Design division, start of the top module:
module division(input clk, input rst, input start, input [31:0] dividendo, divisor,
                output [31:0] cociente, residuo, output done);
reg [31:0] shift_register;
reg [31:0] pre_divisor;
reg [31:0] cont;
reg idle;                       
reg done_r;                     
reg [15:0] resta, pre_cocido, res, cocido;
always @ (posedge clk) begin
  done_r <= 1'b0;
  if (rst) begin
    idle = 1'b1;
  end else if (idle) begin
    if (start) begin
      cont = 32'b0;
      shift_register = {8'b0, dividendo[15:0]};
      pre_cocido = 16'b0;
      pre_divisor = divisor;
      shift_register = shift_register << 1;
      cont = cont + 1'b1;
      idle = 1'b0;
    end
  end else begin
    if (cont < 5'd17) begin
      if (shift_register[31:16] < pre_divisor[15:0]) begin
        pre_cocido = pre_cocido << 1;
      end else begin
        resta = shift_register[31:16] - pre_divisor[15:0];
        pre_cocido = pre_cocido << 1;
        pre_cocido[0] = 1'b1;
        shift_register[31:16] = resta;
      end
      shift_register = shift_register << 1;
      cont = cont + 1'b1;
    end else begin
      cocido = pre_cocido;
      res = shift_register[31:16]>>1;
      idle = 1'b1;
      done_r <= 1'b1;
    end
  end
end
assign cociente = {16'b0, cocido};
assign residuo = {16'b0, res};
assign done = done_r;
endmodule
make LEC_CHECK=0 ABC_AREA=0 CAP_MARGIN=30 CORE_MARGIN=4 CORE_UTILIZATION=70 CTS_CLUSTER_DIAMETER=233 CTS_CLUSTER_SIZE=98 SLEW_MARGIN=20 finish   # period 4.9 ns
run.sh (not shown) runs the stock make flow with config.mk's settings and CLKGATE_MAP_FILE=.
==> next run, changes <==
- CORE_UTILIZATION: 70 -> 26
- CTS_CLUSTER_SIZE: 98 -> default
- PLACE_DENSITY_LB_ADDON: default -> 0.09
The changed run passed the timing, DRC and antenna checks.
Core utilization drops by 54 points.
Final area rose by 2.1%.
First-iteration DRC count fell by 43%.
Non-clock buffer count is unchanged.
Clock-buffer cell count came out lower by 3.
Global-route usage goes down by 16 points.
Worst setup slack got worse by 39 ps.
Via count went down by 6.4%.
Wire length increases by 0.97%.
==> next run, changes <==
- CORE_MARGIN: 4 -> 2
- CORE_UTILIZATION: 26 -> 70
- GPL_ROUTABILITY_DRIVEN: default -> 0
- PLACE_DENSITY_LB_ADDON: 0.09 -> default
- clock period: 4.9 -> 2.46 ns (I/O delays scaled with it)
Result: The changed run finished but fails on setup timing; via count rises by 18%; power is higher by 130%; clock-buffer cell count goes up by 3; critical path depth climbs by 4; synthesized area is unchanged; cell count came out lower by 22%; cell area went up by 1.8%.

* * *

division again, from the RTL that the note above started with.
clock: 4.78 ns
lec_check: 0
abc_area: 1
cap_margin: 20
core_aspect_ratio: 0.5
core_margin: 2
core_utilization: 72
cts_cluster_diameter: 373
cts_cluster_size: 100
place_density: 0.37
setup_slack_margin: 0.56
slew_margin: 20
tns_end_percent: 5
Then changed:
==> flow/config.mk (replaced) <==
export PLATFORM = sky130hd
export DESIGN_NAME = division
export DESIGN_NICKNAME = division
export VERILOG_FILES = /design/flow/design.v
export SDC_FILE = /design/flow/constraint.sdc
export NUM_CORES = 4
export LEC_CHECK = 0
export CAP_MARGIN = 20
export CORE_MARGIN = 2
export CORE_UTILIZATION = 72
export CTS_CLUSTER_SIZE = 39
export SETUP_SLACK_MARGIN = -0.05
export SLEW_MARGIN = 20
==> flow/constraint.sdc (replaced) <==
create_clock -name core_clock -period 2.46 [get_ports {clk}]
set_input_delay 0.4920 -clock core_clock [delete_from_list [all_inputs] [get_ports {clk}]]
set_output_delay 0.4920 -clock core_clock [all_outputs]
set_load 0.01 [all_outputs]
Outcome: Now the flow finished but failed the layout checks on setup timing; setup slack got worse by 2.2 ns; wire length went up by a little under a tenth; synthesized cell count drops by well over a third; worst hold slack got worse by 0.011 ns.
Then changed:
--- a/flow/config.mk
+++ b/flow/config.mk
@@ -9,5 +9,5 @@
 export CORE_MARGIN = 2
 export CORE_UTILIZATION = 72
-export CTS_CLUSTER_SIZE = 39
-export SETUP_SLACK_MARGIN = -0.05
+export CTS_CLUSTER_SIZE = 40
+export SETUP_SLACK_MARGIN = 0.71
 export SLEW_MARGIN = 20
Effect: With this change the flow stopped in clock tree synthesis, error DPL-0038; synthesized cell count does not change; die area does not change; area after synthesis is unchanged.
Then changed:
--- a/flow/config.mk
+++ b/flow/config.mk
@@ -8,6 +8,6 @@
 export CAP_MARGIN = 20
 export CORE_MARGIN = 2
-export CORE_UTILIZATION = 72
-export CTS_CLUSTER_SIZE = 40
-export SETUP_SLACK_MARGIN = 0.71
+export CORE_UTILIZATION = 66
+export CTS_CLUSTER_SIZE = 41
+export SETUP_SLACK_MARGIN = 0.73
 export SLEW_MARGIN = 20
The changed run never finished: it broke off in global routing, error DPL-0038.
Synthesized cell count is unchanged.
Area after synthesis does not change.
Die area climbs by 8.7%.
Power figures rest on the tool's default switching activity, not on a simulated workload.
